**design/flow/design.v**
```verilog
`timescale 1ns / 1ps
module DEJITTER#(
		parameter	C_HOLD_BIT_NUMBER	=	16,
		parameter	C_INPUT_POLARITY	=	1'b0
	)
	(
    input           sys_clk,
    input           sys_rst,		
    input			signal_in,
    output			signal_out
    );
    reg	[C_HOLD_BIT_NUMBER - 1 : 0]	signal_hold;
    always @(posedge sys_clk) begin
    	if(sys_rst) begin
    		signal_hold <= {C_HOLD_BIT_NUMBER{!C_INPUT_POLARITY}};
    	end else begin
    		signal_hold <= {signal_hold[C_HOLD_BIT_NUMBER - 2 : 0],signal_in};
    	end
    end
    assign	signal_out	=	(signal_hold == {C_HOLD_BIT_NUMBER{C_INPUT_POLARITY}}) ? C_INPUT_POLARITY : !C_INPUT_POLARITY;
endmodule
`timescale 1ns / 1ps
module BLE_CTRL(
    input           sys_clk,
    input           sys_rst,	
 	input			motor_state,
 	input			motor_direction,
 	input			motor_alarm_reset,
 	output			fwd,
 	output			rev,
 	output			stop_mode,
 	output			m0,
 	output			m1,
 	output			alarm_reset,
 	input			speed_out,
 	input			alarm_out_n	
    );
	assign			m0	=	0;
	assign			m1	=	0;
	reg				o_fwd;
	reg				o_rev;
	always @(posedge sys_clk) begin
		if (sys_rst) begin 
			o_fwd	<=	0;
			o_rev	<=	0;
		end
		else if (motor_alarm_reset) begin 
			o_fwd	<=	0;
			o_rev	<=	0;
		end
		else if(motor_state) begin
			o_fwd	<=	motor_direction;
			o_rev	<=	~motor_direction;
		end else begin
			o_fwd	<=	0;
			o_rev	<=	0;
		end
	end
	assign			fwd	=	o_fwd;
	assign			rev	=	o_rev;
	reg				o_stop_mode;
	always @(posedge sys_clk) begin
		if(sys_rst) begin
			o_stop_mode <= 0;
		end else if(motor_alarm_reset) begin
			o_stop_mode <= 1;
		end else begin
			o_stop_mode <= 0;
		end
	end
	assign	stop_mode	=	o_stop_mode;
	reg	[31:0]			tmie_cnt;
	localparam			TIME_10S	=	32'h3B9A_CA00,
						TIME_10MS	=	32'h001E_8480,
						TIME_10US	=	32'h0000_07D0;
	reg					o_alarm_reset;
	always @(posedge sys_clk) begin 
		if(sys_rst) begin
			tmie_cnt <= 0;
		end else if(!alarm_out_n) begin
			tmie_cnt <= tmie_cnt + 1;
		end else if (motor_alarm_reset || alarm_reset) begin
			tmie_cnt <= 0;
		end
		else
			tmie_cnt <= tmie_cnt;
	end					
	always @(posedge sys_clk) begin
		if(sys_rst) begin
			o_alarm_reset <= 0;
		end else if(motor_alarm_reset) begin
			o_alarm_reset <= 1;
		end else if (tmie_cnt > TIME_10US) begin
			o_alarm_reset <= 1;
		end
		else 
			o_alarm_reset <= 0;
	end
	assign	alarm_reset	=	o_alarm_reset;
endmodule
`timescale 1ns / 1ps
module DAC_CTRL  #(   
    parameter C_AXI_ID_WIDTH       = 4,         
    parameter C_AXI_ADDR_WIDTH     = 32,        
    parameter C_AXI_DATA_WIDTH     = 64,        
    parameter C_AXI_NBURST_SUPPORT = 1'b0,      
    parameter C_AXI_BURST_TYPE     = 2'b00,     
    parameter WATCH_DOG_WIDTH      = 12,         
    parameter C_ADDR_SUMOFFSET     =   32'h0000_1000,
    parameter C_ADDR_MOTOR2ETH     =   32'h0000_0000,       
    parameter C_ADDR_ETH2MOTOR     =   32'hE000_0000    
)(    
    input                               sys_clk,
    input                               sys_rst,
   	output                            	saxi_wready,  
   	input [C_AXI_ID_WIDTH-1:0]        	saxi_wid,     
   	input [C_AXI_ADDR_WIDTH-1:0]      	saxi_waddr,   
   	input [7:0]                       	saxi_wlen,    
   	input [2:0]                       	saxi_wsize,   
   	input [1:0]                       	saxi_wburst,  
   	input [1:0]                       	saxi_wlock,   
   	input [3:0]                       	saxi_wcache,  
   	input [2:0]                       	saxi_wprot,   
   	input                             	saxi_wvalid,  
   	output                            	saxi_wd_wready,   
   	input [C_AXI_DATA_WIDTH-1:0]      	saxi_wd_wdata,     
   	input [C_AXI_DATA_WIDTH/8-1:0]    	saxi_wd_wstrb,     
   	input                             	saxi_wd_wlast,     
   	input                             	saxi_wd_wvalid,    
   	output  [C_AXI_ID_WIDTH-1:0]      	saxi_wb_bid,      
   	output  [1:0]                     	saxi_wb_bresp,    
   	output                            	saxi_wb_bvalid,   
   	input                             	saxi_wb_bready,   
   	output                            	saxi_rready,      
   	input [C_AXI_ID_WIDTH-1:0]        	saxi_rid,         
   	input [C_AXI_ADDR_WIDTH-1:0]      	saxi_raddr,       
   	input [7:0]                       	saxi_rlen,        
   	input [2:0]                       	saxi_rsize,       
   	input [1:0]                       	saxi_rburst,      
   	input [1:0]                       	saxi_rlock,       
   	input [3:0]                       	saxi_rcache,      
   	input [2:0]                       	saxi_rprot,       
   	input                             	saxi_rvalid,      
   	output  [C_AXI_ID_WIDTH-1:0]       	saxi_rd_rid,      
   	output  [1:0]                      	saxi_rd_rresp,    
   	output                             	saxi_rd_rvalid,   
   	output  [C_AXI_DATA_WIDTH-1:0]     	saxi_rd_rdata,    
   	output                             	saxi_rd_rlast,    
   	input                              	saxi_rd_rready,    
	input                               maxi_wready,  
	output [C_AXI_ID_WIDTH-1:0]         maxi_wid,     
	output [C_AXI_ADDR_WIDTH-1:0]       maxi_waddr,   
	output [7:0]                        maxi_wlen,    
	output [2:0]                        maxi_wsize,   
	output [1:0]                        maxi_wburst,  
	output [1:0]                        maxi_wlock,   
	output [3:0]                        maxi_wcache,  
	output [2:0]                        maxi_wprot,   
	output                              maxi_wvalid,  
	input                               maxi_wd_wready,   
	output [C_AXI_DATA_WIDTH-1:0]       maxi_wd_wdata,     
	output [C_AXI_DATA_WIDTH/8-1:0]     maxi_wd_wstrb,     
	output                              maxi_wd_wlast,     
	output                              maxi_wd_wvalid,    
	input  [C_AXI_ID_WIDTH-1:0]         maxi_wb_bid,      
	input  [1:0]                        maxi_wb_bresp,    
	input                               maxi_wb_bvalid,   
	output                              maxi_wb_bready,   
	input                               maxi_rready,      
	output [C_AXI_ID_WIDTH-1:0]         maxi_rid,         
	output [C_AXI_ADDR_WIDTH-1:0]       maxi_raddr,       
	output [7:0]                        maxi_rlen,        
	output [2:0]                        maxi_rsize,       
	output [1:0]                        maxi_rburst,      
	output [1:0]                        maxi_rlock,       
	output [3:0]                        maxi_rcache,      
	output [2:0]                        maxi_rprot,       
	output                              maxi_rvalid,      
	input  [C_AXI_ID_WIDTH-1:0]         maxi_rd_bid,      
	input  [1:0]                        maxi_rd_rresp,    
	input                               maxi_rd_rvalid,   
	input  [C_AXI_DATA_WIDTH-1:0]       maxi_rd_rdata,    
	input                               maxi_rd_rlast,    
	output                              maxi_rd_rready,    
 	output								sclk,
 	output								sync_n,
 	output								sdin,
 	output								reset_n,
 	input								sdo,
 	output								motor_state,
 	output								motor_direction,
 	output								motor_alarm_reset,
 	input								alarm_in_n,
 	input								alarm_reset,
 	output								trig_ad_convst
    );
	reg								sclk_p;
	reg								sclk_n;	
	reg								o_sync_n;
	reg								o_sdin;
	reg								o_reset_n;
	reg								o_motor_state;
	reg								o_moter_direction;
	reg								o_alarm_reset;
	reg								o_trig_ad;
	assign							sclk		=	sclk_p & sclk_n	;	
	assign							sync_n		=	o_sync_n;
	assign							sdin		=	o_sdin	;	
	assign							reset_n		=	o_reset_n;	
	assign                          motor_state     	=   o_motor_state;
	assign                          motor_direction 	=   o_moter_direction;
	assign							motor_alarm_reset	=	o_alarm_reset;
	assign							trig_ad_convst		=	o_trig_ad;
	reg [C_AXI_ID_WIDTH-1:0]        s_wr_wid;
	reg [C_AXI_ADDR_WIDTH-1:0]      s_wr_waddr;
	reg [7:0]                       s_wr_wlen;
	reg [1:0]                       s_wr_wburst;
	reg                             s_wr_wready;
	reg [C_AXI_DATA_WIDTH-1:0]      s_wd_wdata;
	reg [C_AXI_DATA_WIDTH/8-1:0]    s_wd_wstrb;
	reg                             s_wd_wready;
	reg								s_wb_bvalid;
	reg	[C_AXI_ID_WIDTH-1:0]      	s_wb_bid;
	reg [1:0]                     	s_wb_bresp;
	reg [C_AXI_ID_WIDTH-1:0]        s_rr_rid;
	reg [C_AXI_ADDR_WIDTH-1:0]      s_rr_raddr;
	reg [7:0]                       s_rr_rlen;
	reg [2:0]                       s_rr_rsize;
	reg [1:0]                       s_rr_rburst;
	reg                             s_rr_rready;
	reg [C_AXI_ID_WIDTH-1:0]        s_rd_rid;
	reg [1:0]                       s_rd_rresp;
	reg								s_rd_rvalid;
	reg [C_AXI_DATA_WIDTH-1:0]     	s_rd_rdata;  
	reg 							s_rd_rlast;
	function integer clogb2 (input integer bit_depth);              
	begin                                                           
	for(clogb2=0; bit_depth>0; clogb2=clogb2+1)                   
	  bit_depth = bit_depth >> 1;                                 
	end                                                           
	endfunction 
	localparam	[2:0]	AXI_SIZE	=	clogb2(C_AXI_DATA_WIDTH/8-1);
	localparam 	[7:0]	AXI_ADDR_INC	=	C_AXI_DATA_WIDTH/8;
	localparam	[2:0]	SUM_SIZE	=	clogb2(32/C_AXI_DATA_WIDTH-1);
	localparam  [3:0]               S_WRITE_IDLE     = 4'd0, 
									S_WRITE_ADDR     = 4'd1,
									S_WRITE_DATA     = 4'd2,                                        
									S_WRITE_RESPONSE = 4'd3,
									S_WRITE_TIME_OUT = 4'd4,
									DAC_RESET        = 4'd5,
									DAC_SYNC         = 4'd6,
									DAC_WRITE        = 4'd7,
									DAC_READ         = 4'd8;                               
   reg [8:0]                       s_write_state,
									s_write_next;
	reg [WATCH_DOG_WIDTH : 0]       s_wt_watch_dog_cnt;          
 	reg [7:0]                       s_write_data_cnt;	
 	reg								trig_write_start;
	always @(posedge sys_clk) begin
		if(sys_rst) begin
			trig_write_start <= 0;
		end else begin
			trig_write_start <= saxi_wvalid;
		end
	end
	reg		flag_dac_reset_over;
	reg		flag_dac_sync_over;
	reg		flag_dac_write_over;
	reg		flag_dac_read_over;
	always @(posedge sys_clk) begin
		if(sys_rst) begin
			s_write_state <= 9'b0_0010_0000;	 
		end else begin
			s_write_state	<= s_write_next;
		end
	end
	always @(*) begin
		s_write_next	=	0;		 
		case (1)
			s_write_state[S_WRITE_IDLE]	:	begin 
				if (trig_write_start)
					s_write_next[S_WRITE_ADDR]		=	1;
				else
					s_write_next[S_WRITE_IDLE]		=	1;
			end
			s_write_state[S_WRITE_ADDR]	:	begin 
				if (saxi_wready && saxi_wvalid)
					s_write_next[S_WRITE_DATA]		=	1;
				else
					s_write_next[S_WRITE_ADDR]		=	1;
			end
			s_write_state[S_WRITE_DATA] :	begin 
				if (flag_read_over)
					s_write_next[S_WRITE_RESPONSE]	=	1;
				else
					s_write_next[S_WRITE_DATA]		=	1;
			end
			s_write_state[S_WRITE_RESPONSE]	:	begin 
				if (saxi_wb_bvalid && saxi_wb_bready)
					s_write_next[DAC_READ]			=	1;		 
				else
					s_write_next[S_WRITE_RESPONSE]	=	1;			
			end
			s_write_state[S_WRITE_TIME_OUT] :	begin 
					s_write_next[S_WRITE_IDLE]		=	1;
			end
			s_write_state[DAC_RESET]	:	begin 
				if (flag_dac_reset_over)
					s_write_next[S_WRITE_IDLE]		=	1;
				else
					s_write_next[DAC_RESET]			=	1;
			end	
			s_write_state[DAC_SYNC]		:	begin 
				if (flag_dac_sync_over)
					s_write_next[DAC_WRITE]			=	1;
				else
					s_write_next[DAC_SYNC]			=	1;
			end							
			s_write_state[DAC_WRITE]	:	begin 
				if (flag_dac_write_over)
					s_write_next[DAC_READ]			=	1;
				else
					s_write_next[DAC_WRITE]			=	1;
			end
			s_write_state[DAC_READ]		:	begin 
				if (flag_dac_read_over)
					s_write_next[S_WRITE_IDLE]		=	1;
				else
					s_write_next[DAC_SYNC]			=	1;		 
			end
			default : s_write_next[S_WRITE_IDLE]		=	1;
		endcase
	end	
	reg	[4:0]	sclk_cnt;
	localparam	TIME_RESET	=	5'd4,	 
				TIME_SYNC	=	5'd10,	 
				BIT_SDI		=	5'd24;	
	reg	[9:0]	dac_voltage;	
	localparam	MOTOR_ENABLE	=	16'hEAEA,
				MOTOR_POSITVE	=	16'h1EAF,
				ALARM_RESET		=	16'hAAED;
	localparam	DAC_SUCCESS		=	16'hFBFB;
	localparam	ALARM_OUT		=	16'hAAAA;
	reg	[23:0]	dac_code;
	reg [23:0]	dac_read;
	localparam	DAC_CMD_WRITE	=	4'd3,
				DAC_CMD_READ	=	4'd9,
				DAC_VO_ALL		=	4'd9,
				DAC_VO_A		=	4'd1;	
	reg	[2:0]	read_in_cnt;
	reg			dac_complete;
	reg [31:0]	time_set;
	reg			flag_read_over;
	always @(posedge sys_clk) begin
		if(sys_rst) begin
			dac_voltage	<=	0;
			time_set	<=	0;
			sclk_cnt	<=	0;
			read_in_cnt	<=	0;
			o_reset_n	<=	1'b1;
			o_sync_n	<=	1'b1;
			o_sdin		<=	1'b0;
			dac_read	<=	0;
			dac_code	<=	0;
			dac_complete	<=	1'b0;
			flag_dac_read_over	<=	1'b0;
			flag_dac_sync_over	<=	1'b0;
			flag_dac_write_over	<=	1'b0;
			flag_dac_reset_over	<=	1'b0;
			flag_read_over		<=	1'b0;
			o_motor_state		<=	1'b0;
			o_moter_direction	<=	1'b1;
			o_alarm_reset		<=	1'b0;
		end else begin
			case (1)
				s_write_next[S_WRITE_IDLE]	:	begin 
												sclk_cnt	<=	0;
												read_in_cnt	<=	0;
												dac_voltage	<=	dac_voltage;
												o_reset_n	<=	1;
												o_sync_n	<=	1;
												o_sdin		<=	0;
												dac_read	<=	0;
												dac_complete		<=	0;
												flag_dac_read_over	<=	0;
												flag_dac_sync_over	<=	0;
												flag_dac_write_over	<=	0;
												flag_dac_reset_over	<=	0;
												flag_read_over		<=	0;
												o_motor_state	<=	alarm_reset ? 0 : o_motor_state;
				end	
				s_write_next[S_WRITE_DATA]	:	begin 
												if (saxi_wd_wvalid && saxi_wd_wready)
													sclk_cnt	<=	sclk_cnt + 1;
												else
													sclk_cnt	<=	sclk_cnt;
												case (sclk_cnt)
													5'd1	:	begin 
														o_motor_state		<=	(s_wd_wdata[63:48] == MOTOR_ENABLE);
														o_moter_direction	<=	(s_wd_wdata[47:32] == MOTOR_POSITVE);
														dac_voltage			<=	 s_wd_wdata[25:16];
														o_alarm_reset		<=	(s_wd_wdata[15:00] == ALARM_RESET);															
													end
													5'd2	:	begin 
														time_set			<=	s_wd_wdata[63:32];
														flag_read_over		<=	1;
													end
													default :  ;
												endcase											
				end
				s_write_next[S_WRITE_RESPONSE]	:	begin 
												sclk_cnt	<=	0;																		
				end
				s_write_next[DAC_RESET]			:	begin 
												if (sclk_cnt == TIME_RESET) begin 
													flag_dac_reset_over <=  1;
													sclk_cnt			<=	0;
												end
												else begin 
													if (!sclk_p && sclk_n)
														sclk_cnt	<=	sclk_cnt + 1;
													else
														sclk_cnt	<=	sclk_cnt;													
												end
												o_reset_n          	<=  !(sclk_cnt  < TIME_RESET);												
				end
				s_write_next[DAC_SYNC]			:	begin 
												if ((sclk_cnt == TIME_SYNC - 1) && (!sclk_p && sclk_n)) begin 
													flag_dac_sync_over 	<=  1;
													sclk_cnt			<=	0;
													o_sync_n			<=	0;
												end
												else begin 
													if (!sclk_p && sclk_n)
														sclk_cnt	<=	sclk_cnt + 1;
													else
														sclk_cnt	<=	sclk_cnt;													
												end	
				end
				s_write_next[DAC_WRITE]			:	begin 
												flag_dac_sync_over 	<=  0;
												if ((sclk_cnt == BIT_SDI - 1) && (!sclk_p && sclk_n)) begin 
													flag_dac_write_over <=  1;
													sclk_cnt			<=	0;
													o_sdin				<=	0;
													o_sync_n			<=	1;
												end
												else begin 
													if (!sclk_p && sclk_n) begin 
														o_sdin	<=	dac_code[23 - (sclk_cnt + 1)];
														sclk_cnt	<=	sclk_cnt + 1;
													end														
													else begin 
														sclk_cnt	<=	sclk_cnt;
														o_sdin		<=	(sclk_cnt == 0) ? dac_code[23] : o_sdin;
													end																											
												end
												if (read_in_cnt == 3 && sclk_p && !sclk_n)		 
													dac_read[23 - sclk_cnt]	<=	sdo;
												else
													dac_read	<=	dac_read;
				end
				s_write_next[DAC_READ]			:	begin 
												flag_dac_write_over <=  0;
												read_in_cnt			<=	read_in_cnt + 1;
												case (read_in_cnt)
													3'd0	:	dac_code	<=	{DAC_CMD_WRITE,DAC_VO_ALL,dac_voltage,6'd0};	 
													3'd1	:	dac_code	<=	{DAC_CMD_READ,DAC_VO_A,10'd0,6'd0};				 
													3'd2	:	dac_code	<=	0;												 
													3'd3	:	begin 
																dac_complete		<=	{dac_read[11:2] == dac_voltage};		 
																flag_dac_read_over	<=	1;
													end 
													default :  ;
												endcase
				end
				default :  ;
			endcase
		end
	end
reg	[31:0]	trig_cnt;
always @(posedge sys_clk) begin
	if(sys_rst) begin
		 trig_cnt	<=	0;
		 o_trig_ad	<=	0;
	end else begin
		 if (motor_state) begin 
		 	if (trig_cnt == time_set) begin 
			 	trig_cnt	<=	0;
			 	o_trig_ad	<=	1;		 		
		 	end
		 	else begin 
		 		trig_cnt	<=	trig_cnt + 1;
			 	o_trig_ad	<=	0;	
		 	end
		 end
		 else begin 
		 	trig_cnt	<=	0;
		 	o_trig_ad	<=	0;
		 end
	end
end
	reg	[7:0]	time_cnt;
	localparam	TIME_SCLK		=	8'd5;	 
	always @(posedge sys_clk) if (sys_rst) begin time_cnt <= 0; end else begin
		if (time_cnt == TIME_SCLK - 1)
			time_cnt	<=	0;
		else
			time_cnt	<=	time_cnt + 1;
	end
	always @(posedge sys_clk) if (sys_rst) begin sclk_p <= 1'b1; end else begin
			sclk_p	<=	(time_cnt <= 2);
	end
	always @(negedge sys_clk) if (sys_rst) begin sclk_n <= 1'b1; end else begin
			sclk_n	<=	(time_cnt <= 2);
	end	
	always @(posedge sys_clk) begin
		if(sys_rst) begin
			 s_wt_watch_dog_cnt	<=	0;
		end else begin
			 if (s_write_state != s_write_next)
			 	s_wt_watch_dog_cnt	<=	0;
			 else
			 	s_wt_watch_dog_cnt	<=	s_wt_watch_dog_cnt + 1; 
		end
	end	
	always @(posedge sys_clk) if (sys_rst) begin s_wr_wready <= 1'b0; end else begin
		if (s_write_state[S_WRITE_IDLE] && s_write_next[S_WRITE_ADDR])
			s_wr_wready	<=	1;
		else
			s_wr_wready	<=	0;
	end
	always @(posedge sys_clk) begin
		if(sys_rst) begin
			 s_wr_wid	<=	0;
		end else begin
			 if (saxi_wvalid && saxi_wready)
			 	s_wr_wid	<=	saxi_wid;
			 else
			 	s_wr_wid	<=	s_wr_wid;
		end
	end
	always @(posedge sys_clk) begin
		if(sys_rst) begin
			 s_wr_wlen	<=	0;
		end else begin
			 if (saxi_wvalid && saxi_wready)
			 	s_wr_wlen	<=	saxi_wlen + 1;
			 else
			 	s_wr_wlen	<=	s_wr_wlen;
		end
	end	
	always @(posedge sys_clk) begin
		if(sys_rst) begin
			s_wr_wburst	<=	0;
		end else begin
			s_wr_wburst	<=	saxi_wburst;	
		end
	end	
	assign	saxi_wready	=	s_wr_wready;
	always @(posedge sys_clk) if (sys_rst) begin s_write_data_cnt <= 0; end else begin
		if (s_write_next[S_WRITE_IDLE])
			s_write_data_cnt	<=	0;
		else if (s_write_state[S_WRITE_ADDR] && s_write_next[S_WRITE_DATA])		 
			s_write_data_cnt	<=	saxi_wlen;
		else if (saxi_wd_wvalid && saxi_wd_wready)
			s_write_data_cnt	<=	s_write_data_cnt - 1;
		else
			s_write_data_cnt	<=	s_write_data_cnt;
	end
	always @(posedge sys_clk) if (sys_rst) begin s_wd_wready <= 1'b0; end else begin
		if (s_write_state[S_WRITE_DATA] && s_write_next[S_WRITE_DATA])
			s_wd_wready	<=	saxi_wd_wvalid;		 
		else
			s_wd_wready	<=	0;
	end	
	always @(posedge sys_clk) begin
		if(sys_rst) begin
			 s_wd_wdata     <= 0;			 
		end else begin
			if (saxi_wd_wready && saxi_wd_wvalid)
				s_wd_wdata	<=	saxi_wd_wdata;		 
			else
				s_wd_wdata	<=	s_wd_wdata;
		end
	end
	assign	saxi_wd_wready	=	s_wd_wready;
	always @(posedge sys_clk) if (sys_rst) begin s_wb_bvalid <= 1'b0; end else begin
		if (s_write_next[S_WRITE_RESPONSE])
			s_wb_bvalid <= 1;
		else
			s_wb_bvalid <= 0;
	end
	assign	saxi_wb_bvalid	=	s_wb_bvalid;
	assign	saxi_wb_bid		=	0;	 
	assign	saxi_wb_bresp	=	2'b0;	 
	reg	[C_AXI_ID_WIDTH-1:0]		m_wid;
	reg	[C_AXI_ADDR_WIDTH-1:0]		m_waddr;
	reg	[7:0]						m_wlen;
	reg	[1:0]						m_wburst;
	reg								m_wvalid;
	reg	[C_AXI_DATA_WIDTH-1:0]		m_wd_wdata;
	reg	[C_AXI_DATA_WIDTH/8-1:0]	m_wd_wstrb;
	reg								m_wd_wlast;
	reg								m_wd_wvalid;
	reg								m_wb_ready;
	localparam  [3:0]               M_WRITE_IDLE     = 4'd0, 
									M_WRITE_ADDR     = 4'd1,
									M_WRITE_DATA     = 4'd2,										
									M_WRITE_RESPONSE = 4'd3,
									M_WRITE_TIME_OUT = 4'd4;								
       reg [4:0]                       m_write_state,
									m_write_next;
	reg [WATCH_DOG_WIDTH : 0]       m_wt_watch_dog_cnt;      
	reg	[7:0]						m_write_data_cnt;    
	reg                             trig_m_write_start;
	reg								flag_sum;
	reg 		alarm_in_n_d;
	reg			alarm_reset_d;
	always @(posedge sys_clk) if (sys_rst) begin alarm_in_n_d <= 1'b0; alarm_reset_d <= 1'b0; end else begin
		alarm_in_n_d	<=	alarm_in_n;
		alarm_reset_d	<=	alarm_reset;
	end
	always @(posedge sys_clk) begin
		if(sys_rst) begin
			trig_m_write_start <= 0;
		end else begin
			trig_m_write_start <= flag_sum;			 
		end
	end
	always @(posedge sys_clk) if (sys_rst) begin flag_sum <= 1'b0; end else begin
		if(maxi_wb_bvalid && maxi_wb_bready) begin
			 flag_sum <= 0;
		end else begin
			 flag_sum <= (flag_dac_read_over || (alarm_in_n_d && !alarm_in_n) || (alarm_reset_d && !alarm_reset)) ? 1 : flag_sum;
		end
	end
	reg	[63:0]	data2eth;	
	reg	[31:0]	data_sum;
	reg	[15:0]	data_complete;
	reg [15:0]	alarm_complete;
	always @(posedge sys_clk) if (sys_rst) begin data2eth <= 0; data_sum <= 0; end else begin
		if(flag_sum) begin
			data2eth[63:48] <=	motor_state ? MOTOR_ENABLE : 0;
			data2eth[47:32]	<=	motor_direction ? MOTOR_POSITVE : 0;
			data2eth[31:16]	<=	dac_voltage;
			data2eth[15:00]	<=	!alarm_in_n ? ALARM_OUT : 0;
			data_sum		<=	data2eth[63:48] + data2eth[47:32] + data2eth[31:16] + data2eth[15:00] + data_complete + alarm_complete + time_set[31:16] + time_set[15:00]; 
		end else if (maxi_wb_bvalid && maxi_wb_bready) begin
			data2eth 	<=	0;
			data_sum	<=	0;
		end
		else begin 
			data2eth 	<=	data2eth;
			data_sum	<=	data_sum;			
		end
	end
	always @(posedge sys_clk) if (sys_rst) begin data_complete <= 0; end else begin
		if(flag_dac_read_over) begin
			data_complete <= dac_complete ? DAC_SUCCESS : 0;
		end else begin
			data_complete <= data_complete;
		end
	end
	always @(posedge sys_clk) if (sys_rst) begin alarm_complete <= 0; end else begin
		if(alarm_reset_d && !alarm_reset)
			alarm_complete <= ALARM_RESET;
		else if (!flag_sum && maxi_wb_bvalid && maxi_wb_bready)
			alarm_complete <= 0;
		else 
			alarm_complete <= alarm_complete;
	end	
	always @(posedge sys_clk) begin
		if(sys_rst) begin
			m_write_state <= 1;
		end else begin
			m_write_state	<= m_write_next;
		end
	end
always @(*) begin
		m_write_next	=	0;		 
		case (1)
			m_write_state[M_WRITE_IDLE]	:	begin 
				if (trig_m_write_start)
					m_write_next[M_WRITE_ADDR]		=	1;
				else
					m_write_next[M_WRITE_IDLE]		=	1;
			end
			m_write_state[M_WRITE_ADDR]	:	begin 
				if (maxi_wready && maxi_wvalid)
					m_write_next[M_WRITE_DATA]		=	1;
				else
					m_write_next[M_WRITE_ADDR]		=	1;
			end
			m_write_state[M_WRITE_DATA] :	begin 
				if (maxi_wd_wvalid && maxi_wd_wready && maxi_wd_wlast)
					m_write_next[M_WRITE_RESPONSE]	=	1;
				else
					m_write_next[M_WRITE_DATA]		=	1;
			end
			m_write_state[M_WRITE_RESPONSE]	:	begin 
				if (maxi_wb_bvalid && maxi_wb_bready && flag_sum)
					m_write_next[M_WRITE_ADDR]		=	1;
				else if (maxi_wb_bvalid && maxi_wb_bready)
					m_write_next[M_WRITE_IDLE]		=	1;
				else
					m_write_next[M_WRITE_RESPONSE]	=	1;			
			end
			m_write_state[M_WRITE_TIME_OUT] :	begin 
					m_write_next[M_WRITE_IDLE]		=	1;
			end
			default : m_write_next[M_WRITE_IDLE]		=	1;
		endcase
	end	
	always @(posedge sys_clk) begin
		if(sys_rst) begin
			 m_wt_watch_dog_cnt	<=	0;
		end else begin
			 if (m_write_state != m_write_next)
			 	m_wt_watch_dog_cnt	<=	0;
			 else
			 	m_wt_watch_dog_cnt	<=	m_wt_watch_dog_cnt + 1; 
		end
	end
	always @(posedge sys_clk) if (sys_rst) begin m_waddr <= 0; m_wvalid <= 1'b0; end else begin
		 if (m_write_state[M_WRITE_ADDR] && m_write_next[M_WRITE_ADDR]) begin
			m_waddr	<=	flag_sum ? (C_ADDR_MOTOR2ETH + C_ADDR_SUMOFFSET) : C_ADDR_MOTOR2ETH;	 
		 	m_wvalid	<=	1;
		 end
		 else begin 
		 	m_waddr	<=	m_waddr;
		 	m_wvalid	<=	0;			 	
		 end
	end
	always @(posedge sys_clk) begin
		if(sys_rst) begin
			 m_wid	<=	0;
		end else begin
			 if (m_write_state[M_WRITE_IDLE] && m_write_next[M_WRITE_ADDR])
			 	m_wid	<=	m_wid + 1;
			 else
			 	m_wid	<=	m_wid;
		end
	end
	always @(posedge sys_clk) begin
		if(sys_rst) begin
			 m_wlen	<=	0;
		end else begin
			 if (m_write_state[M_WRITE_ADDR] && m_write_next[M_WRITE_ADDR])
			 	m_wlen	<=	flag_sum ? (1 - 1) : (2 - 1);			 			 
			 else
			 	m_wlen	<=	m_wlen;
		end
	end	
	assign	maxi_wid	=	m_wid;
	assign	maxi_waddr	=	m_waddr;
	assign	maxi_wlen	=	m_wlen;
	assign	maxi_wsize	=	AXI_SIZE;
	assign	maxi_wburst	=	C_AXI_BURST_TYPE;
	assign	maxi_wvalid	=	m_wvalid;
	assign	maxi_wlock	=	2'b0;
	assign	maxi_wcache	=	4'b0;
	assign	maxi_wprot	=	3'b0;	
	always @(posedge sys_clk) if (sys_rst) begin m_write_data_cnt <= 0; end else begin
		if (m_write_next[M_WRITE_IDLE])
			m_write_data_cnt	<=	0;
		else if (m_write_state[M_WRITE_ADDR] && m_write_next[M_WRITE_DATA])
			m_write_data_cnt	<=	maxi_wlen;
		else if (maxi_wd_wvalid && maxi_wd_wready)
			m_write_data_cnt	<=	m_write_data_cnt - 1;
		else
			m_write_data_cnt	<=	m_write_data_cnt;
	end
	always @(posedge sys_clk) if (sys_rst) begin m_wd_wdata <= 0; end else begin
		if (m_write_state[M_WRITE_DATA] && m_write_next[M_WRITE_DATA])
			if (flag_sum)
				m_wd_wdata	<=	data_sum;
			else 
				if (maxi_wd_wvalid && maxi_wd_wready)
					case (m_write_data_cnt - 1)
						8'd0	:	m_wd_wdata	<=	{data_complete,alarm_complete,time_set};		
						default : 	m_wd_wdata	<=	0;
					endcase
				else if (m_write_data_cnt == maxi_wlen)
					m_wd_wdata	<=	data2eth;
				else
					m_wd_wdata	<=	m_wd_wdata;
		else begin 
			m_wd_wdata	<=	0;				 	
		end
	end
	always @(posedge sys_clk) if (sys_rst) begin m_wd_wvalid <= 1'b0; end else begin
		 if (m_write_state[M_WRITE_DATA] && m_write_next[M_WRITE_DATA]) begin 
		 	m_wd_wvalid	<=	1;	 				 
		 end 
		 else begin 
		 	m_wd_wvalid	<=	0;				 	
		 end		
	end		
	always @(posedge sys_clk) if (sys_rst) begin m_wd_wlast <= 1'b0; end else begin
		 if (m_write_state[M_WRITE_DATA] && m_write_next[M_WRITE_DATA]) begin 
		 	m_wd_wlast	<=	(maxi_wlen == 0) ? 1 : (m_write_data_cnt == 1 && maxi_wd_wvalid && maxi_wd_wready);	 				 
		 end 
		 else begin 
		 	m_wd_wlast	<=	0;				 	
		 end		
	end	
	always @(posedge sys_clk) begin
		if(sys_rst) begin
			m_wd_wstrb	<=	0;
		end else begin
			if (m_write_state[M_WRITE_DATA] && m_write_next[M_WRITE_DATA])
				m_wd_wstrb	<=	{(C_AXI_DATA_WIDTH/8){1'b1}};
			else
				m_wd_wstrb	<=	0;
		end
	end
	assign	maxi_wd_wdata	=	m_wd_wdata;
	assign	maxi_wd_wstrb	=	m_wd_wstrb;
	assign	maxi_wd_wlast	=	m_wd_wlast;
	assign	maxi_wd_wvalid	=	m_wd_wvalid;
	always @(posedge sys_clk) if (sys_rst) begin m_wb_ready <= 1'b0; end else begin
		if (m_write_state[M_WRITE_RESPONSE] && !m_wb_ready)
			m_wb_ready <= maxi_wb_bvalid;
		else
			m_wb_ready <= 0;
	end
	assign	maxi_wb_bready	=	m_wb_ready;	
	assign	saxi_rready		=	1'b0;
	assign	saxi_rd_rid		=	0;
	assign	saxi_rd_rresp	=	2'b0;
	assign	saxi_rd_rvalid	=	1'b0;
	assign	saxi_rd_rdata	=	0;
	assign	saxi_rd_rlast	=	1'b0;
	assign	maxi_rid		=	0;
	assign	maxi_raddr		=	0;
	assign	maxi_rlen		=	8'b0;
	assign	maxi_rsize		=	3'b0;
	assign	maxi_rburst		=	2'b0;
	assign	maxi_rlock		=	2'b0;
	assign	maxi_rcache		=	4'b0;
	assign	maxi_rprot		=	3'b0;
	assign	maxi_rvalid		=	1'b0;
	assign	maxi_rd_rready	=	1'b0;
endmodule
`timescale 1ns / 1ps
module MOTOR_TOP#(   
    parameter C_AXI_ID_WIDTH       = 4,         
    parameter C_AXI_ADDR_WIDTH     = 16,        
    parameter C_AXI_DATA_WIDTH     = 64,        
    parameter C_AXI_NBURST_SUPPORT = 1'b0,      
    parameter C_AXI_BURST_TYPE     = 2'b00,     
    parameter WATCH_DOG_WIDTH      = 12,         
    parameter C_ADDR_SUMOFFSET     =   32'h0000_1000,
    parameter C_ADDR_MOTOR2ETH     =   32'h0000_0000,       
    parameter C_ADDR_ETH2MOTOR     =   32'hE000_0000    
)(    
    input                               sys_clk,
    input                               sys_rst,
   	output                            	saxi_wready,  
   	input [C_AXI_ID_WIDTH-1:0]        	saxi_wid,     
   	input [C_AXI_ADDR_WIDTH-1:0]      	saxi_waddr,   
   	input [7:0]                       	saxi_wlen,    
   	input [2:0]                       	saxi_wsize,   
   	input [1:0]                       	saxi_wburst,  
   	input [1:0]                       	saxi_wlock,   
   	input [3:0]                       	saxi_wcache,  
   	input [2:0]                       	saxi_wprot,   
   	input                             	saxi_wvalid,  
   	output                            	saxi_wd_wready,   
   	input [C_AXI_DATA_WIDTH-1:0]      	saxi_wd_wdata,     
   	input [C_AXI_DATA_WIDTH/8-1:0]    	saxi_wd_wstrb,     
   	input                             	saxi_wd_wlast,     
   	input                             	saxi_wd_wvalid,    
   	output  [C_AXI_ID_WIDTH-1:0]      	saxi_wb_bid,      
   	output  [1:0]                     	saxi_wb_bresp,    
   	output                            	saxi_wb_bvalid,   
   	input                             	saxi_wb_bready,   
   	output                            	saxi_rready,      
   	input [C_AXI_ID_WIDTH-1:0]        	saxi_rid,         
   	input [C_AXI_ADDR_WIDTH-1:0]      	saxi_raddr,       
   	input [7:0]                       	saxi_rlen,        
   	input [2:0]                       	saxi_rsize,       
   	input [1:0]                       	saxi_rburst,      
   	input [1:0]                       	saxi_rlock,       
   	input [3:0]                       	saxi_rcache,      
   	input [2:0]                       	saxi_rprot,       
   	input                             	saxi_rvalid,      
   	output  [C_AXI_ID_WIDTH-1:0]       	saxi_rd_rid,      
   	output  [1:0]                      	saxi_rd_rresp,    
   	output                             	saxi_rd_rvalid,   
   	output  [C_AXI_DATA_WIDTH-1:0]     	saxi_rd_rdata,    
   	output                             	saxi_rd_rlast,    
   	input                              	saxi_rd_rready,    
	input                               maxi_wready,  
	output [C_AXI_ID_WIDTH-1:0]         maxi_wid,     
	output [C_AXI_ADDR_WIDTH-1:0]       maxi_waddr,   
	output [7:0]                        maxi_wlen,    
	output [2:0]                        maxi_wsize,   
	output [1:0]                        maxi_wburst,  
	output [1:0]                        maxi_wlock,   
	output [3:0]                        maxi_wcache,  
	output [2:0]                        maxi_wprot,   
	output                              maxi_wvalid,  
	input                               maxi_wd_wready,   
	output [C_AXI_DATA_WIDTH-1:0]       maxi_wd_wdata,     
	output [C_AXI_DATA_WIDTH/8-1:0]     maxi_wd_wstrb,     
	output                              maxi_wd_wlast,     
	output                              maxi_wd_wvalid,    
	input  [C_AXI_ID_WIDTH-1:0]         maxi_wb_bid,      
	input  [1:0]                        maxi_wb_bresp,    
	input                               maxi_wb_bvalid,   
	output                              maxi_wb_bready,   
	input                               maxi_rready,      
	output [C_AXI_ID_WIDTH-1:0]         maxi_rid,         
	output [C_AXI_ADDR_WIDTH-1:0]       maxi_raddr,       
	output [7:0]                        maxi_rlen,        
	output [2:0]                        maxi_rsize,       
	output [1:0]                        maxi_rburst,      
	output [1:0]                        maxi_rlock,       
	output [3:0]                        maxi_rcache,      
	output [2:0]                        maxi_rprot,       
	output                              maxi_rvalid,      
	input  [C_AXI_ID_WIDTH-1:0]         maxi_rd_bid,      
	input  [1:0]                        maxi_rd_rresp,    
	input                               maxi_rd_rvalid,   
	input  [C_AXI_DATA_WIDTH-1:0]       maxi_rd_rdata,    
	input                               maxi_rd_rlast,    
	output                              maxi_rd_rready,    
 	output								sclk,
 	output								sync_n,
 	output								sdin,
 	output								reset_n,
 	input								sdo,
 	output			fwd,
 	output			rev,
 	output			stop_mode,
 	output			m0,
 	output			m1,
 	output			alarm_reset,
 	input			speed_out,
 	input			alarm_out_n,
 	output			trig_ad_convst
    );
	wire 	alarm_in_n;
	wire	motor_state;
	wire	motor_direction;
	wire	motor_alarm_reset;
	BLE_CTRL inst_BLE_CTRL
		(
			.sys_clk           (sys_clk),
			.sys_rst           (sys_rst),
			.motor_state       (motor_state),
			.motor_direction   (motor_direction),
			.motor_alarm_reset (motor_alarm_reset),
			.fwd               (fwd),
			.rev               (rev),
			.stop_mode         (stop_mode),
			.m0                (m0),
			.m1                (m1),
			.alarm_reset       (alarm_reset),
			.speed_out         (speed_out),
			.alarm_out_n       (alarm_in_n)
		);
	DAC_CTRL #(
			.C_AXI_ID_WIDTH(C_AXI_ID_WIDTH),
			.C_AXI_ADDR_WIDTH(C_AXI_ADDR_WIDTH),
			.C_AXI_DATA_WIDTH(C_AXI_DATA_WIDTH),
			.C_AXI_NBURST_SUPPORT(C_AXI_NBURST_SUPPORT),
			.C_AXI_BURST_TYPE(C_AXI_BURST_TYPE),
			.WATCH_DOG_WIDTH(WATCH_DOG_WIDTH),
			.C_ADDR_SUMOFFSET(C_ADDR_SUMOFFSET),
			.C_ADDR_MOTOR2ETH(C_ADDR_MOTOR2ETH),
			.C_ADDR_ETH2MOTOR(C_ADDR_ETH2MOTOR)
		) inst_DAC_CTRL (
			.sys_clk           (sys_clk),
			.sys_rst           (sys_rst),
			.saxi_wready       (saxi_wready),
			.saxi_wid          (saxi_wid),
			.saxi_waddr        (saxi_waddr),
			.saxi_wlen         (saxi_wlen),
			.saxi_wsize        (saxi_wsize),
			.saxi_wburst       (saxi_wburst),
			.saxi_wlock        (saxi_wlock),
			.saxi_wcache       (saxi_wcache),
			.saxi_wprot        (saxi_wprot),
			.saxi_wvalid       (saxi_wvalid),
			.saxi_wd_wready    (saxi_wd_wready),
			.saxi_wd_wdata     (saxi_wd_wdata),
			.saxi_wd_wstrb     (saxi_wd_wstrb),
			.saxi_wd_wlast     (saxi_wd_wlast),
			.saxi_wd_wvalid    (saxi_wd_wvalid),
			.saxi_wb_bid       (saxi_wb_bid),
			.saxi_wb_bresp     (saxi_wb_bresp),
			.saxi_wb_bvalid    (saxi_wb_bvalid),
			.saxi_wb_bready    (saxi_wb_bready),
			.saxi_rready       (saxi_rready),
			.saxi_rid          (saxi_rid),
			.saxi_raddr        (saxi_raddr),
			.saxi_rlen         (saxi_rlen),
			.saxi_rsize        (saxi_rsize),
			.saxi_rburst       (saxi_rburst),
			.saxi_rlock        (saxi_rlock),
			.saxi_rcache       (saxi_rcache),
			.saxi_rprot        (saxi_rprot),
			.saxi_rvalid       (saxi_rvalid),
			.saxi_rd_rid       (saxi_rd_rid),
			.saxi_rd_rresp     (saxi_rd_rresp),
			.saxi_rd_rvalid    (saxi_rd_rvalid),
			.saxi_rd_rdata     (saxi_rd_rdata),
			.saxi_rd_rlast     (saxi_rd_rlast),
			.saxi_rd_rready    (saxi_rd_rready),
			.maxi_wready       (maxi_wready),
			.maxi_wid          (maxi_wid),
			.maxi_waddr        (maxi_waddr),
			.maxi_wlen         (maxi_wlen),
			.maxi_wsize        (maxi_wsize),
			.maxi_wburst       (maxi_wburst),
			.maxi_wlock        (maxi_wlock),
			.maxi_wcache       (maxi_wcache),
			.maxi_wprot        (maxi_wprot),
			.maxi_wvalid       (maxi_wvalid),
			.maxi_wd_wready    (maxi_wd_wready),
			.maxi_wd_wdata     (maxi_wd_wdata),
			.maxi_wd_wstrb     (maxi_wd_wstrb),
			.maxi_wd_wlast     (maxi_wd_wlast),
			.maxi_wd_wvalid    (maxi_wd_wvalid),
			.maxi_wb_bid       (maxi_wb_bid),
			.maxi_wb_bresp     (maxi_wb_bresp),
			.maxi_wb_bvalid    (maxi_wb_bvalid),
			.maxi_wb_bready    (maxi_wb_bready),
			.maxi_rready       (maxi_rready),
			.maxi_rid          (maxi_rid),
			.maxi_raddr        (maxi_raddr),
			.maxi_rlen         (maxi_rlen),
			.maxi_rsize        (maxi_rsize),
			.maxi_rburst       (maxi_rburst),
			.maxi_rlock        (maxi_rlock),
			.maxi_rcache       (maxi_rcache),
			.maxi_rprot        (maxi_rprot),
			.maxi_rvalid       (maxi_rvalid),
			.maxi_rd_bid       (maxi_rd_bid),
			.maxi_rd_rresp     (maxi_rd_rresp),
			.maxi_rd_rvalid    (maxi_rd_rvalid),
			.maxi_rd_rdata     (maxi_rd_rdata),
			.maxi_rd_rlast     (maxi_rd_rlast),
			.maxi_rd_rready    (maxi_rd_rready),
			.sclk              (sclk),
			.sync_n            (sync_n),
			.sdin              (sdin),
			.reset_n           (reset_n),
			.sdo               (sdo),
			.motor_state       (motor_state),
			.motor_direction   (motor_direction),
			.motor_alarm_reset (motor_alarm_reset),
			.alarm_in_n        (alarm_in_n),
			.alarm_reset       (alarm_reset),
			.trig_ad_convst    (trig_ad_convst)
		);
	DEJITTER #(
			.C_HOLD_BIT_NUMBER(16),
			.C_INPUT_POLARITY(0)
		) inst_DEJITTER (
			.sys_clk    (sys_clk),
			.sys_rst    (sys_rst),
			.signal_in  (alarm_out_n),
			.signal_out (alarm_in_n)
		);
endmodule
```
**design/flow/run.sh**
```bash
#!/bin/bash
# the make line also repeats each setting of config.mk as NAME=value (left out here)
make -C /OpenROAD-flow-scripts/flow DESIGN_CONFIG=/design/flow/config.mk WORK_HOME=/design/flow/orfs CLKGATE_MAP_FILE= finish
```
**design/flow/config.mk**
```make
export PLATFORM = sky130hd
export DESIGN_NAME = MOTOR_TOP
export DESIGN_NICKNAME = MOTOR_TOP
export VERILOG_FILES = /design/flow/design.v
export SDC_FILE = /design/flow/constraint.sdc
export NUM_CORES = 4
export LEC_CHECK = 0
export CAP_MARGIN = 20
export CORE_ASPECT_RATIO = 1.45
export CORE_MARGIN = 3
export CORE_UTILIZATION = 70
export CTS_CLUSTER_SIZE = 16
export GPL_ROUTABILITY_DRIVEN = 1
export MIN_ROUTING_LAYER = met1
export SETUP_SLACK_MARGIN = 0.65
export SLEW_MARGIN = 20
```
**design/flow/constraint.sdc**
```tcl
create_clock -name core_clock -period 4.48 [get_ports {sys_clk}]
set_input_delay 0.8960 -clock core_clock [delete_from_list [all_inputs] [get_ports {sys_clk}]]
set_output_delay 0.8960 -clock core_clock [all_outputs]
set_load 0.01 [all_outputs]
```
==> results of run 1 <==
## routing by layer
metal | part of all wire | track usage | wire [µm]
met1 | 0.35 | 0.378 | 17900
met2 | 0.51 | 0.613 | 25900
met3 | 0.068 | 0.0515 | 3480
met4 | 0.077 | 0.232 | 3930
met5 | 0 | 0 | 0
## cell type report
class,instances,share of cell area
multi-input combinational,1582,0.482
sequential,347,0.327
timing repair buffer,233,0.101
clock buffer,48,0.0467
tap,324,0.0190
inverter,88,0.0159
clock inverter,14,0.00817
antenna,4,0.000470
## timing repair
item	4_1_cts	5_1_grt
setup buffers	12	7
pin swaps	27	32
setup endpoints to repair	18	31
resized	32	47
## stage by stage
| stage | setup TNS (ps) | instances | util |
|---|---|---|---|
| CTS | 0 | 2629 | 0.825 |
| global placement | 0 | 2556 | 0.772 |
| global route | -26.8 | 2640 | 0.835 |
| detailed placement | 0 | 2556 | 0.772 |
| finish | 0 | 2640 | 0.835 |
| floorplan | 0 | 2311 | - |
==> results.cfg, run 1 <==
; synthesis and place-and-route metrics
[routing]
antenna_left = 0
dr.pass1.iters = 5
drt-wirelength-per-cell_um = 19.4
drt-vias-per-instance = 6.01
drc_errors = 0
first_iter_violations = 1245
totalWireLength_um = 51200
vias = 15900

[min_path]
hp-class = reg -> reg
hold_depth = 1
holdCritStartpoint = inst_DEJITTER.signal_hold[10]
min_to = inst_DEJITTER.signal_hold[11]

[power]
power_leader = sequential cells
seq_power_w = 0.00312
p_clk_w = 0.00299
seqPwrFrac = 0.488
power_frac_clock = 0.468
switching_share = 0.227
pwr-share-comb = 0.044
powerComb_w = 0.000279
vdd_drop_max_uv = 398
switchingPower_w = 0.00145
p_leak_nw = 8.17
p_per_area_mw_per_mm2 = 300
intPower_w = 0.00494
power_w = 0.00638

[global_routing]
antenna_found_initial = 4
grt_use_total = 0.346
grt_pass1_vias = 15200
grt_overflow = 0
grt_max_degree = 109
grt_pass1_wl_um = 79100

[synth]
edf_count = 0
ys_types = 78
yosys.area.top_type_share = 0.379
synth-xor-area-share = 0.0492
simple_gate_share = 0.205
yosysWarningCount = 3
async_reset_ff_frac = 0
ys_top_cells_by_area = dfxtp_1, buf_4, nand2_1
synth_top_cell_by_area = dfxtp_1
synth-compound-area-share = 0.127
top_cells_by_count = dfxtp_1, nand2_1, buf_4
syn-instance-count = 2147
syn_area_per_cell_um2 = 8.54
synthTopLogicFamily = simple AND/OR/NAND/NOR gates
ys.flops = 347
synth_top_cell_by_count = dfxtp_1
synth_seq_share = 0.379
yosys_cells = 2147
ys_sh_adder = 0.106
synth_top_flop_cell = dfxtp_1
netlist_area_mm2 = 0.0183
yosys.stat.chipArea_mm2 = 0.0183
mux_share = 0.0134

[job]
cap_viol_max_count = 0
warnings = 232

[final_layout]
area_growth_pct = 16.0
seqCellArea_mm2 = 0.00696
nFillCells = 1558
fin_nets = 2659
combGateArea_mm2 = 0.0103
final_cell_area_mm2 = 0.0213

[placement]
hpwl_um = 37300
portBuffers = 156
gp_congestion = 1.03
placed_area_mm2 = 0.0197
dp_slack_ps = 64.2

[setup_path]
worst-setup-path-type = reg -> reg
critPathCapture = inst_DAC_CTRL.data_sum[12]
critPathSlowestCell = fa_2
startpoint_type = register
crit_path_end_kind = register
required_ps = 4880
reg2reg_slack_ps = 110
path_delay_family = adder cells
r2r_start = inst_DAC_CTRL.data2eth[44]
worstPathMaxFanout = 4
crit_cells = 17
cp_cell_sequence = inv_4, ha_4, inv_4, buf_6, fa_1, inv_2, fa_1, fa_1, fa_2, ha_4, o21ai_4, o21ai_4, buf_4, a31o_2, a21oi_2, xor2_1, o21ai_0
crit_path_frequent_cell = fa_1
rr_endpoint = inst_DAC_CTRL.data_sum[12]
critPathBufInv = 5
cp-startpoint = inst_DAC_CTRL.data2eth[44]
cp_data_arrival_time_ps = 4770
slowest_delay_ps = 560
reg2reg_depth = 17

[sta]
setup_ws_ps = 107
drv_slew = 0
finalHoldViolCount = 0
slew_headroom = 0.308
finClkSkew_ps = 55.0
rsz0062_at_grt = true
setup_viol = 0
whs_ps = 447
period_needed_ps = 4370
finalCritPeriodShare = 0.976
timing.fmax_ghz = 0.229
tightestPinTransition_ps = 1040

[clock_network]
insertion_delay_ps = 580
cts_buffers = 34
clockRootBuffer = clkbuf_16
clk_pin_slew_ps = 70
htreeDepth = 2
clkSinkCount = 347
cts_tree = built
clock_path_buffers = 3
ctsHoldBuffers = 0

[floorplanning]
die_y_um = 201
num_rows = 70
fp-utilization = 0.720
core_area_mm2 = 0.0255
die-area_mm2 = 0.0282
die_x_um = 140
pin_count = 504

[run_status]
status = complete, no violations
==> run 2, diff against run 1 <==
- ABC_AREA: unset -> 1
- CELL_PAD_IN_SITES_DETAIL_PLACEMENT: unset -> 1
- CELL_PAD_IN_SITES_GLOBAL_PLACEMENT: unset -> 2
- CORE_ASPECT_RATIO: 1.45 -> 1.06
- CORE_MARGIN: 3 -> 2
- CORE_UTILIZATION: 70 -> 40
- CTS_CLUSTER_DIAMETER: unset -> 178
- CTS_CLUSTER_SIZE: 16 -> unset
- GPL_ROUTABILITY_DRIVEN: 1 -> 0
- HOLD_SLACK_MARGIN: unset -> 0.14
- PLACE_DENSITY: unset -> 0.66
- SETUP_SLACK_MARGIN: 0.65 -> -0.96
- SLEW_MARGIN: 20 -> 5
- clock period: 4.48 -> 9.95 ns (I/O delays scaled with it)
==> run 2 against run 1 <==
Compared with the run above:
- non-clock buffer count fell by 63
- sequential power fell by 54%
- global-route usage shrank 10 points
==> results.cfg, run 2 <==
; synthesis and place-and-route metrics
[placement]
placed_area_mm2 = 0.0208
portBuffers = 156
hpwl_um = 46900

[sta]
whs_ps = 411
setup_tns_ps = 0
setup_viol = 0
finalHoldViolCount = 0
tightestPinTransition_ps = 1040
drv_slew = 0
finClkSkew_ps = 44.5
rsz0062_at_grt = false
slew_headroom = 0.307

[setup_path]
path_delay_family = buffers and inverters
r2r_start = inst_DAC_CTRL.sclk_n
critPathSlowestCell = clkdlybuf4s50_1
critPathCapture = sclk
startpoint_type = register
crit_path_end_kind = output pin
rr_endpoint = inst_DAC_CTRL.sclk_cnt[4]
cp_data_arrival_time_ps = 6520
reg2reg_slack_ps = 3050
crit_cells = 3
cp-startpoint = inst_DAC_CTRL.sclk_n
reg2reg_depth = 9
required_ps = 7960
cp_cell_sequence = nand2_1, inv_1, clkdlybuf4s50_1
worstPathMaxFanout = 2
slowest_delay_ps = 530
critPathBufInv = 2
worst-setup-path-type = reg -> out

[synth]
edf_count = 0
simple_gate_share = 0.254
synth_top_cell_by_area = dfxtp_1
synth-compound-area-share = 0.126
ys_sh_adder = 0.0991
yosys.stat.chipArea_mm2 = 0.0196
ys.flops = 347
top_cells_by_count = nand2_1, dfxtp_1, inv_1
synthTopLogicFamily = simple AND/OR/NAND/NOR gates
synth_top_flop_cell = dfxtp_1
ys_top_cells_by_area = dfxtp_1, nand2_1, buf_4
syn_area_per_cell_um2 = 7.26
ys_types = 55
mux_share = 0
syn-instance-count = 2701
synth_top_cell_by_count = nand2_1
netlist_area_mm2 = 0.0196
yosys_cells = 2701
synth-xor-area-share = 0.0106
yosys.area.top_type_share = 0.354
synth_seq_share = 0.354
yosysWarningCount = 3
async_reset_ff_frac = 0

[global_routing]
grt_pass1_wl_um = 97300
grt_max_degree = 90
antenna_found_initial = 1
grt_use_total = 0.242
grt_overflow = 0
grt_pass1_vias = 17800

[routing]
totalWireLength_um = 61800
drt-vias-per-instance = 5.03
first_iter_violations = 855
antenna_left = 0
vias = 17400
drt-wirelength-per-cell_um = 17.8
drc_errors = 0
dr.pass1.iters = 6

[min_path]
holdCritStartpoint = inst_DEJITTER.signal_hold[12]
hold_depth = 2
hp-class = reg -> reg
min_to = inst_DEJITTER.signal_hold[13]

[clock_network]
ctsHoldBuffers = 0
cts_resized = 0
htreeDepth = 2
insertion_delay_ps = 590
clock_path_buffers = 3
cts_tree = built
clkSinkCount = 347
clk_pin_slew_ps = 60
post_cts_buffers = 0
clockRootBuffer = clkbuf_16
cts_buffers = 41

[power]
seqPwrFrac = 0.423
pwr-share-comb = 0.117
power_leader = clock
intPower_w = 0.00250
switching_share = 0.269
p_leak_nw = 9.08
switchingPower_w = 0.000916
powerComb_w = 0.000398
p_per_area_mw_per_mm2 = 153
vdd_drop_max_uv = 99.9
seq_power_w = 0.00144
p_clk_w = 0.00157
power_frac_clock = 0.460

[final_layout]
final_cell_area_mm2 = 0.0223
area_growth_pct = 13.5
nFillCells = 6135
fin_nets = 3167

[run_status]
status = complete, no violations

[floorplanning]
core_area_mm2 = 0.0484
die_y_um = 232
pin_count = 504
die-area_mm2 = 0.0508
die_x_um = 219
num_rows = 83
fp-utilization = 0.405

[job]
cap_viol_max_count = 0
warnings = 227
==> run 2: final cells by class <==
| type | count | area [µm²] | area share |
|---|---|---|---|
| antenna | 1 | 2.50 | 0.000112 |
| clock buffer | 62 | 1280 | 0.0574 |
| clock inverter | 12 | 140 | 0.00629 |
| inverter | 316 | 1190 | 0.0534 |
| multi-input combinational | 1918 | 10200 | 0.460 |
| sequential | 347 | 6950 | 0.312 |
| tap | 637 | 797 | 0.0358 |
| timing repair buffer | 170 | 1660 | 0.0746 |
==> run 2: per-layer routing <==
layer / wire length, µm / track usage
met1: 27800 / 0.313
met2: 30100 / 0.426
met3: 2300 / 0.0278
met4: 1560 / 0.0648
met5: 0 / 0
==> run 2: stage by stage <==
| step | setup slack, ps | util | power, W | instances |
|---|---|---|---|---|
| 2_1_floorplan | 2110 | - | 0.00179 | 2865 |
| 3_3_place_gp | 2020 | 0.431 | 0.00186 | 3389 |
| 3_5_place_dp | 1980 | 0.431 | 0.00187 | 3389 |
| 4_1_cts | 1410 | 0.460 | 0.00346 | 3462 |
| 5_1_grt | 1370 | 0.460 | 0.00356 | 3462 |
| 6_report | 1440 | 0.460 | 0.00341 | 3463 |
==> run 3, diff against run 2 <==
- CELL_PAD_IN_SITES_GLOBAL_PLACEMENT: 2 -> 0
- CORE_ASPECT_RATIO: 1.06 -> unset
- CTS_CLUSTER_DIAMETER: 178 -> unset
- GPL_ROUTABILITY_DRIVEN: 0 -> unset
- HOLD_SLACK_MARGIN: 0.14 -> unset
- MAX_ROUTING_LAYER: unset -> met4
- MIN_ROUTING_LAYER: met1 -> met2
- PLACE_DENSITY: 0.66 -> 0.38
- SETUP_SLACK_MARGIN: -0.96 -> -0.86
- SLEW_MARGIN: 5 -> 15
- TNS_END_PERCENT: unset -> 55
- clock period: 9.95 -> 10.0 ns (I/O delays scaled with it)
==> run 3 against run 2 <==
Compared with the run above:
- still clean on timing, DRC and antenna
- critical path depth is the same
- worst setup slack worse by 39 ps
- final area about the same
- sequential power about the same
- final cell count fell by 0.32%
- wire length is 6.5% higher
- global-route usage is 16 points higher
- non-clock buffer count unchanged
- clock power increased by 3%
- register-to-register slack better by 90 ps
- critical path type unchanged
- critical endpoint unchanged
==> results.cfg, run 3 <==
; synthesis and place-and-route metrics
[synth]
synth_top_flop_cell = dfxtp_1
mux_share = 0
synth_top_cell_by_area = dfxtp_1
yosys_cells = 2701
edf_count = 0
top_cells_by_count = nand2_1, dfxtp_1, inv_1
ys_types = 55
synth_top_cell_by_count = nand2_1
ys_top_cells_by_area = dfxtp_1, nand2_1, buf_4
ys_sh_adder = 0.0991
netlist_area_mm2 = 0.0196
yosysWarningCount = 3
yosys.stat.chipArea_mm2 = 0.0196
ys.flops = 347
synth-compound-area-share = 0.126
simple_gate_share = 0.254
async_reset_ff_frac = 0
syn_area_per_cell_um2 = 7.26
synth-xor-area-share = 0.0106
synth_seq_share = 0.354
syn-instance-count = 2701
synthTopLogicFamily = simple AND/OR/NAND/NOR gates
yosys.area.top_type_share = 0.354

[clock_network]
cts_tree = built
insertion_delay_ps = 630
cts_buffers = 42
cts_resized = 0
htreeDepth = 2
post_cts_buffers = 0
clock_path_buffers = 3
clockRootBuffer = clkbuf_16
clkSinkCount = 347
ctsHoldBuffers = 0
clk_pin_slew_ps = 60

[setup_path]
cp_cell_sequence = nand2_1, inv_1, clkdlybuf4s50_1
critPathBufInv = 2
critPathSlowestCell = clkdlybuf4s50_1
required_ps = 8000
slowest_delay_ps = 540
crit_cells = 3
worst-setup-path-type = reg -> out
reg2reg_slack_ps = 3140
critPathCapture = sclk
cp_data_arrival_time_ps = 6600
r2r_start = inst_DAC_CTRL.sclk_n
worstPathMaxFanout = 2
cp-startpoint = inst_DAC_CTRL.sclk_n
rr_endpoint = inst_DAC_CTRL.sclk_cnt[1]
crit_path_end_kind = output pin
path_delay_family = buffers and inverters
startpoint_type = register
reg2reg_depth = 9

[final_layout]
seqCellArea_mm2 = 0.00695
nFillCells = 6129
final_cell_area_mm2 = 0.0223
fin_nets = 3168
area_growth_pct = 13.4
final_core_utilization = 0.457
combGateArea_mm2 = 0.0103

[routing]
drt-wirelength-per-cell_um = 19.1
totalWireLength_um = 65800
drt-vias-per-instance = 7.02
vias = 24200
antenna_left = 0
first_iter_violations = 3188
dr.pass1.iters = 8
drc_errors = 0

[global_routing]
grt_max_degree = 87
grt_pass1_wl_um = 102000
grt_overflow = 0
grt_pass1_vias = 27000
grt_use_total = 0.407
antenna_found_initial = 0

[power]
vdd_drop_max_uv = 114
power_leader = clock
switching_share = 0.286
seqPwrFrac = 0.415
power_w = 0.00347
intPower_w = 0.00247
power_frac_clock = 0.466
p_clk_w = 0.00162
powerComb_w = 0.000412
p_leak_nw = 9.09
pwr-share-comb = 0.119
p_per_area_mw_per_mm2 = 156
seq_power_w = 0.00144
switchingPower_w = 0.000991

[floorplanning]
die-area_mm2 = 0.0508
fp-utilization = 0.403
core_area_mm2 = 0.0486
pin_count = 504
die_x_um = 225
die_y_um = 225
num_rows = 81

[min_path]
holdCritStartpoint = inst_DEJITTER.signal_hold[8]
min_to = inst_DEJITTER.signal_hold[9]
hp-class = reg -> reg
hold_depth = 2

[run_status]
status = complete, no violations

[job]
warnings = 227
cap_viol_max_count = 0

[sta]
setup_viol = 0
tightestPinTransition_ps = 1270
setup_tns_ps = 0
drv_slew = 0
slew_headroom = 0.148
finalHoldViolCount = 0
finClkSkew_ps = 27.1
rsz0062_at_grt = false

[placement]
hpwl_um = 48400
placed_area_mm2 = 0.0208
portBuffers = 156
gp_congestion = 0.970
[run 3: per-layer routing]
metal  GRT usage  vias up  share of wire
li1            -     8507              -
met1           -     8632              0
met2       0.461     6650           0.52
met3       0.544      459           0.42
met4      0.0662        0          0.059
met5           -        -              0
[run 3: through the flow]
stage / worst slack (ps) / hold slack [ps] / std cells
after global routing: 1310 / 434 / 3449
after detailed placement: 2040 / 406 / 3373
final: 1400 / 410 / 3452
after CTS: 1380 / 416 / 3448
after global placement: 2040 / 397 / 3373
after floorplan: 2120 / 391 / 2865
[run 3: area by class of cell]
class,count,area share
sequential,347,0.312
multi-input combinational,1918,0.461
clock buffer,62,0.0565
inverter,316,0.0534
tap,622,0.0350
clock inverter,14,0.00731
antenna,3,0.000337
timing repair buffer,170,0.0745
==> run 4, diff against run 3 <==
- ABC_AREA: 1 -> unset
- CAP_MARGIN: 20 -> 5
- CELL_PAD_IN_SITES_DETAIL_PLACEMENT: 1 -> unset
- CELL_PAD_IN_SITES_GLOBAL_PLACEMENT: 0 -> unset
- CORE_ASPECT_RATIO: unset -> 1.45
- CORE_UTILIZATION: 40 -> 72
- CTS_CLUSTER_SIZE: unset -> 16
- GPL_ROUTABILITY_DRIVEN: unset -> 1
- HOLD_SLACK_MARGIN: unset -> -0.1
- MAX_ROUTING_LAYER: met4 -> unset
- MIN_ROUTING_LAYER: met2 -> met1
- PLACE_DENSITY: 0.38 -> unset
- SETUP_SLACK_MARGIN: -0.86 -> 0.28
- SLEW_MARGIN: 15 -> 20
- TNS_END_PERCENT: 55 -> unset
- clock period: 10.0 -> 5.0 ns (I/O delays scaled with it)
==> run 4 against run 3 <==
Compared with the run above:
- sequential share of layout area rose by 2.5 points
- largest power group is now sequential cells
- worst setup slack got worse by 1100 ps
- synthesized cell count is 21% lower
- first-iteration DRC count decreased by 63%
- combinational power fell by 42%
- synthesized area shrank 6.5%
- flip-flop count unchanged
- power is 61% higher
- via count is 36% lower
- wire length decreased by 25%
- clock power grew 57%
- register-to-register slack got worse by 2700 ps
==> results.cfg, run 4 <==
; synthesis and place-and-route metrics
[sta]
finalHoldViolCount = 0
slew_headroom = 0.274
rsz0062_at_grt = false
setup_ws_ps = 317
setup_tns_ps = 0
drv_slew = 0
finClkSkew_ps = 40.8
tightestPinTransition_ps = 1090
setup_viol = 0

[setup_path]
reg2reg_depth = 16
crit_cells = 2
worst-setup-path-type = reg -> out
cp_cell_sequence = and2_1, buf_2
required_ps = 4000
critPathSlowestCell = dfxtp_2
startpoint_type = register
crit_path_end_kind = output pin
r2r_start = inst_DAC_CTRL.data2eth[62]
slowest_delay_ps = 320
rr_endpoint = inst_DAC_CTRL.data_sum[15]
reg2reg_slack_ps = 430
critPathCapture = sclk
cp-startpoint = inst_DAC_CTRL.sclk_n
cp_data_arrival_time_ps = 3680
worstPathMaxFanout = 4
path_delay_family = flip-flops
critPathBufInv = 1

[placement]
place_inst = 2542
dp_slack_ps = 177
portBuffers = 156
hpwl_um = 35800
gp_congestion = 1.02
placed_area_mm2 = 0.0194

[job]
warnings = 227
cap_viol_max_count = 0

[power]
pwr-share-comb = 0.042
p_clk_w = 0.00254
power_leader = sequential cells
seq_power_w = 0.00279
switching_share = 0.223
intPower_w = 0.00433
p_leak_nw = 7.93
switchingPower_w = 0.00124
power_frac_clock = 0.456
vdd_drop_max_uv = 357
powerComb_w = 0.000237
p_per_area_mw_per_mm2 = 271
seqPwrFrac = 0.501

[synth]
yosys_cells = 2147
synthTopLogicFamily = simple AND/OR/NAND/NOR gates
netlist_area_mm2 = 0.0183
synth-compound-area-share = 0.127
mux_share = 0.0134
yosys.area.top_type_share = 0.379
synth_top_cell_by_count = dfxtp_1
ys.flops = 347
async_reset_ff_frac = 0
edf_count = 0
simple_gate_share = 0.205
synth_seq_share = 0.379
synth_top_cell_by_area = dfxtp_1
synth_top_flop_cell = dfxtp_1
top_cells_by_count = dfxtp_1, nand2_1, buf_4
yosys.stat.chipArea_mm2 = 0.0183
ys_types = 78
ys_sh_adder = 0.106
synth-xor-area-share = 0.0492
yosysWarningCount = 3
syn_area_per_cell_um2 = 8.54
ys_top_cells_by_area = dfxtp_1, buf_4, nand2_1
syn-instance-count = 2147

[routing]
antenna_left = 0
totalWireLength_um = 49100
first_iter_violations = 1174
drc_errors = 0
drt-vias-per-instance = 5.95
dr.pass1.iters = 6
drt-wirelength-per-cell_um = 18.9
vias = 15500

[final_layout]
nFillCells = 1694
final_cell_area_mm2 = 0.0206
area_growth_pct = 12.2
fin_nets = 2623
stdcell_count = 2601

[floorplanning]
fp-utilization = 0.730
die_x_um = 137
die_y_um = 196
pin_count = 504
num_rows = 70
die-area_mm2 = 0.0268
core_area_mm2 = 0.0251

[global_routing]
grt_max_degree = 92
grt_pass1_vias = 14700
grt_pass1_wl_um = 75700
grt_overflow = 0
grt_use_total = 0.358
antenna_found_initial = 1

[run_status]
status = complete, no violations

[clock_network]
cts_buffers = 31
cts_tree = built
insertion_delay_ps = 610
clk_pin_slew_ps = 60
clock_path_buffers = 3
htreeDepth = 1
clkSinkCount = 347
ctsHoldBuffers = 0
clockRootBuffer = clkbuf_16

[min_path]
hp-class = reg -> reg
hold_depth = 1
holdCritStartpoint = inst_DEJITTER.signal_hold[11]
min_to = inst_DEJITTER.signal_hold[12]
## run 4: layout make-up
class / instances / area [µm²] / area share
diodes: 1 / 2.50 / 0.000122
clock buffers: 45 / 948 / 0.0461
clock inverters: 14 / 156 / 0.00760
inverters: 88 / 330 / 0.0160
multi-input cells: 1582 / 9910 / 0.481
flip-flops and latches: 347 / 6950 / 0.338
well taps: 324 / 405 / 0.0197
repair buffers: 200 / 1880 / 0.0915
## run 4: layer usage
layer	track usage	up-vias	wire length (µm)
met1	0.410	7311	17300
met4	0.228	0	3520
met2	0.622	764	24700
li1	-	7198	-
met3	0.0465	197	3490
met5	0	-	0
## run 4: per-stage QoR
step                      power [W]   util  hold slack, ps
final                       0.00557  0.819             448
after global routing        0.00572  0.819             460
after CTS                   0.00557  0.817             453
after detailed placement    0.00309  0.773             437
after global placement      0.00308  0.772             423
after floorplan             0.00309      -             417
## run 4: what timing repair did
action / 4_1_cts / 5_1_grt
gates cloned: 0 / 0
gates resized: 9 / 18
pin swaps: 2 / 5
setup endpoints to repair: 3 / 7
buffers inserted: 0 / 0
endpoints found under the hold margin: 0 / 0
No activity file was given, so power comes from the tool's default toggle rates.
